==> run a <==
==> flow/design.v <==
module gca_dlnv(
    input [31:0]    coord0,
    input [31:0]    coord1,
    input           ld,
    input           step,
    input           CLK,
    output          FC,
    output [20:0]   ADDR
);
    reg         [15:0] x0;
    reg         [15:0] y0;
    wire        [15:0] x1;
    wire        [15:0] y1;
    reg  signed [15:0] dx, dy;
    reg  signed [15:0] sx, sy;
    reg  signed [15:0] error;
    wire signed [15:0] e2;
    assign x1 = {5'b0, coord1[10:0]};
    assign y1 = {6'b0, coord1[20:11]};
    assign e2 = error <<< 1;
    assign ADDR = {y0[9:0], x0[10:0]};
    assign FC = !ld && (x0 == x1 && y0 == y1 || e2 >= dy && x0 == x1 || e2 <= dx && y0 == y1);
    always @(posedge CLK) begin
        if(ld) begin
            x0 <= {5'b0, coord0[10:0]};
            y0 <= {6'b0, coord0[20:11]};
            sx <= (x0 > x1) ? -16'd1 : 16'd1;
            sy <= (y0 > y1) ? -16'd1 : 16'd1;
            dx <= (x0 < x1) ? (x1 - x0) : (x0 - x1);
            dy <= (y1 < y0) ? (y1 - y0) : (y0 - y1);
            error <= dx + dy;
        end
        if(step && !ld) begin
            if(e2 >= dy) x0 <= x0 + sx;
            if(e2 <= dx) y0 <= y0 + sy;
            if(e2 >= dy && e2 <= dx)
                error <= error + dx + dy;
            else if(e2 >= dy)
                error <= error + dy;
            else if(e2 <= dx)
                error <= error + dx;
        end
    end
endmodule
==> flow/run.sh <==
#!/bin/bash
# the make line also repeats each setting of config.mk as NAME=value (left out here)
make -C /OpenROAD-flow-scripts/flow DESIGN_CONFIG=/design/flow/config.mk WORK_HOME=/design/flow/orfs CLKGATE_MAP_FILE= finish
==> flow/config.mk <==
export PLATFORM = sky130hd
export DESIGN_NAME = gca_dlnv
export DESIGN_NICKNAME = gca_dlnv
export VERILOG_FILES = /design/flow/design.v
export SDC_FILE = /design/flow/constraint.sdc
export NUM_CORES = 4
export LEC_CHECK = 0
export ABC_AREA = 0
export CAP_MARGIN = 40
export CORE_MARGIN = 2
export CORE_UTILIZATION = 72
export CTS_CLUSTER_DIAMETER = 222
export CTS_CLUSTER_SIZE = 90
export GPL_ROUTABILITY_DRIVEN = 0
export GPL_TIMING_DRIVEN = 1
export MIN_ROUTING_LAYER = met1
export PLACE_DENSITY_LB_ADDON = 0.04
export SLEW_MARGIN = 30
export TNS_END_PERCENT = 50
==> flow/constraint.sdc <==
create_clock -name core_clock -period 3.73 [get_ports {CLK}]
set_input_delay 0.7460 -clock core_clock [delete_from_list [all_inputs] [get_ports {CLK}]]
set_output_delay 0.7460 -clock core_clock [all_outputs]
set_load 0.01 [all_outputs]
==> run b (differences from run a) <==
==> flow/config.mk (replaced) <==
export PLATFORM = sky130hd
export DESIGN_NAME = gca_dlnv
export DESIGN_NICKNAME = gca_dlnv
export VERILOG_FILES = /design/flow/design.v
export SDC_FILE = /design/flow/constraint.sdc
export NUM_CORES = 4
export LEC_CHECK = 0
export CAP_MARGIN = 20
export CORE_MARGIN = 2
export CORE_UTILIZATION = 66
export SETUP_SLACK_MARGIN = 1.0
export SLEW_MARGIN = 20
==> flow/constraint.sdc (replaced) <==
create_clock -name core_clock -period 3.9 [get_ports {CLK}]
set_input_delay 0.7800 -clock core_clock [delete_from_list [all_inputs] [get_ports {CLK}]]
set_output_delay 0.7800 -clock core_clock [all_outputs]
set_load 0.01 [all_outputs]
==> run c (differences from run a) <==
==> flow/config.mk (replaced) <==
export PLATFORM = sky130hd
export DESIGN_NAME = gca_dlnv
export DESIGN_NICKNAME = gca_dlnv
export VERILOG_FILES = /design/flow/design.v
export SDC_FILE = /design/flow/constraint.sdc
export NUM_CORES = 4
export LEC_CHECK = 0
export CAP_MARGIN = 20
export CORE_MARGIN = 2
export CORE_UTILIZATION = 72
export CTS_CLUSTER_DIAMETER = 32
export CTS_CLUSTER_SIZE = 80
export MAX_ROUTING_LAYER = met4
export PLACE_DENSITY_LB_ADDON = 0.04
export SETUP_SLACK_MARGIN = 1.27
export SLEW_MARGIN = 20
==> flow/constraint.sdc (replaced) <==
create_clock -name core_clock -period 4.52 [get_ports {CLK}]
set_input_delay 0.9040 -clock core_clock [delete_from_list [all_inputs] [get_ports {CLK}]]
set_output_delay 0.9040 -clock core_clock [all_outputs]
set_load 0.01 [all_outputs]
==> results <==
- Run a finished with setup timing left. Run b completed and failed the layout checks on setup timing. Run c ran to the end with no violations.
- The lowest design area belongs to run a, the highest to run b.
- In synthesized cell count, run c and run b do not differ.
- Setup slack: run a is higher than run b (0.26 ns).
